==> run a: inputs <==
==> flow/design.v (excerpt) <==
module alu16(clk, rst, a, b, ctrl, res, R15);
	input clk, rst;
	input [15:0] a, b;
	input [3:0] ctrl;
	output reg [15:0] res;
	output reg [15:0] R15;
	wire [15:0] alu_res, alu_R15;
	wire res_we, R15_we;
	ALU u_alu(.a(a), .b(b), .ctrl(ctrl), .res(alu_res), .R15(alu_R15), .res_we(res_we), .R15_we(R15_we));
	always @(posedge clk, negedge rst) begin
		if (~rst) begin
			res <= 16'h0000;
			R15 <= 16'h0000;
		end
		else begin
			if (res_we)
				res <= alu_res;
			if (R15_we)
				R15 <= alu_R15;
		end
	end
endmodule
==> flow/config.mk <==
export PLATFORM = sky130hd
export DESIGN_NAME = alu16
export DESIGN_NICKNAME = alu16
export VERILOG_FILES = /design/flow/design.v
export SDC_FILE = /design/flow/constraint.sdc
export NUM_CORES = 4
export LEC_CHECK = 0
export CAP_MARGIN = 20
export CELL_PAD_IN_SITES_DETAIL_PLACEMENT = 0
export CELL_PAD_IN_SITES_GLOBAL_PLACEMENT = 3
export CORE_MARGIN = 3
export CORE_UTILIZATION = 35
export CTS_CLUSTER_DIAMETER = 359
export CTS_CLUSTER_SIZE = 43
export GPL_ROUTABILITY_DRIVEN = 0
export GPL_TIMING_DRIVEN = 0
export MAX_ROUTING_LAYER = met4
export MIN_ROUTING_LAYER = met1
export PLACE_DENSITY = 0.76
export SETUP_SLACK_MARGIN = 5.0
export SLEW_MARGIN = 20
export TNS_END_PERCENT = 50
==> flow/constraint.sdc <==
create_clock -name core_clock -period 31.6 [get_ports {clk}]
set_input_delay 6.3200 -clock core_clock [delete_from_list [all_inputs] [get_ports {clk}]]
set_output_delay 6.3200 -clock core_clock [all_outputs]
set_load 0.01 [all_outputs]
run.sh (not shown) runs the stock make flow with config.mk's settings and CLKGATE_MAP_FILE=.
==> inputs of run b, as changes to run a <==
==> flow/config.mk (replaced) <==
export PLATFORM = sky130hd
export DESIGN_NAME = alu16
export DESIGN_NICKNAME = alu16
export VERILOG_FILES = /design/flow/design.v
export SDC_FILE = /design/flow/constraint.sdc
export NUM_CORES = 4
export LEC_CHECK = 0
export CAP_MARGIN = 20
export CORE_MARGIN = 2
export CORE_UTILIZATION = 65
export CTS_CLUSTER_DIAMETER = 24
export SETUP_SLACK_MARGIN = 5.0
export SLEW_MARGIN = 20
export TNS_END_PERCENT = 5
==> flow/constraint.sdc (replaced) <==
create_clock -name core_clock -period 40.0 [get_ports {clk}]
set_input_delay 8.0000 -clock core_clock [delete_from_list [all_inputs] [get_ports {clk}]]
set_output_delay 8.0000 -clock core_clock [all_outputs]
set_load 0.01 [all_outputs]
==> results <==
	run a	run b
Leakage power	13.5 nW	12.8 nW
Hold slack final	0.489 ns	0.489 ns
Total number of vias	23461	25125
Total of fill cells in the finished design	6256	2096
Status	failed layout checks	finished clean
Layout check failures	negative setup slack	-
Die span in y	259 microns	190 microns
Non-filler instance count after layout	4151	3623
Design area	0.0305 sq mm	0.0281 sq mm
Clk pin slew, worst setup/hold paths	0.06 ns	0.07 ns
Worst slack at placement	-11.28 ns	-0.282 ns
Part of the cycle the worst path needs	112%	92.2%
Combinational gate count	2385	2387
Setup WS post-layout	-3.94 ns	3.11 ns
Met2 routing resource usage after global routing	54.8%	79.5%
Combinational power share	96.6%	96.1%
Total clock network power	0.0528 mW	0.0437 mW
Rows	92	68

==> run E <==
==> flow/design.v <==
module ALU (a,b,ctrl,res,R15,res_we,R15_we);
	input signed [15:0] a,b;
	input [3:0] ctrl;
	output reg signed [15:0] res;
	output reg signed [15:0] R15;
	output reg res_we, R15_we;
	always@(*)begin
		res = 16'sd0;
		R15 = 16'sd0;
		res_we = 1'b1;
		R15_we = 1'b0;
		case(ctrl)
			3'b000: begin
						res = a + b;
					end
			3'b001: begin
						res = a - b;
					end
			3'b010: begin
						{R15,res} = a * b;
						R15_we = 1'b1;
					end
			3'b011: begin
						R15_we = 1'b1;
						if (b == 16'sd0) begin
							res = -16'sd1;
							R15 = a;
						end
						else begin
							res = a / b;
							R15 = a % b;
						end
					end
			3'b100: begin
						res = a & b;
					end
			3'b101: begin
						res = a | b;
					end
			default: begin
						res_we = 1'b0;
					end
		endcase
	end
endmodule
module alu16(clk, rst, a, b, ctrl, res, R15);
	input clk, rst;
	input [15:0] a, b;
	input [3:0] ctrl;
	output reg [15:0] res;
	output reg [15:0] R15;
	wire [15:0] alu_res, alu_R15;
	wire res_we, R15_we;
	ALU u_alu(.a(a), .b(b), .ctrl(ctrl), .res(alu_res), .R15(alu_R15), .res_we(res_we), .R15_we(R15_we));
	always @(posedge clk, negedge rst) begin
		if (~rst) begin
			res <= 16'h0000;
			R15 <= 16'h0000;
		end
		else begin
			if (res_we)
				res <= alu_res;
			if (R15_we)
				R15 <= alu_R15;
		end
	end
endmodule
==> flow/run.sh <==
#!/bin/bash
# the make line also repeats each setting of config.mk as NAME=value (left out here)
make -C /OpenROAD-flow-scripts/flow DESIGN_CONFIG=/design/flow/config.mk WORK_HOME=/design/flow/orfs CLKGATE_MAP_FILE= finish
==> flow/config.mk <==
export PLATFORM = sky130hd
export DESIGN_NAME = alu16
export DESIGN_NICKNAME = alu16
export VERILOG_FILES = /design/flow/design.v
export SDC_FILE = /design/flow/constraint.sdc
export NUM_CORES = 4
export LEC_CHECK = 0
export ABC_AREA = 1
export CAP_MARGIN = 20
export CELL_PAD_IN_SITES_DETAIL_PLACEMENT = 1
export CORE_MARGIN = 2
export CORE_UTILIZATION = 57
export CTS_CLUSTER_SIZE = 88
export GPL_TIMING_DRIVEN = 1
export PLACE_DENSITY_LB_ADDON = 0.01
export SETUP_SLACK_MARGIN = 0.99
export SLEW_MARGIN = 20
==> flow/constraint.sdc <==
create_clock -name core_clock -period 40.0 [get_ports {clk}]
set_input_delay 8.0000 -clock core_clock [delete_from_list [all_inputs] [get_ports {clk}]]
set_output_delay 8.0000 -clock core_clock [all_outputs]
set_load 0.01 [all_outputs]
==> run M (differences from run E) <==
==> flow/config.mk (replaced) <==
export PLATFORM = sky130hd
export DESIGN_NAME = alu16
export DESIGN_NICKNAME = alu16
export VERILOG_FILES = /design/flow/design.v
export SDC_FILE = /design/flow/constraint.sdc
export NUM_CORES = 4
export LEC_CHECK = 0
export ABC_AREA = 1
export CAP_MARGIN = 20
export CORE_MARGIN = 2
export CORE_UTILIZATION = 72
export CTS_CLUSTER_DIAMETER = 371
export CTS_CLUSTER_SIZE = 97
export HOLD_SLACK_MARGIN = -0.09
export SETUP_SLACK_MARGIN = 1.0
export SLEW_MARGIN = 20
==> flow/constraint.sdc (replaced) <==
create_clock -name core_clock -period 20.8 [get_ports {clk}]
set_input_delay 4.1600 -clock core_clock [delete_from_list [all_inputs] [get_ports {clk}]]
set_output_delay 4.1600 -clock core_clock [all_outputs]
set_load 0.01 [all_outputs]
==> results <==
Run E never finished: it broke off in global routing (5_1_grt) with GRT-0116. Run M did not get past detailed placement (3_5_place_dp).
Between run E and run M, the lower die size is in run M (gap about 26%, measured against run M).
Synthesized cell count is the same in run E and run M.
Area after synthesis is the same in run E and run M.
Power and IR drop assume default switching activity.
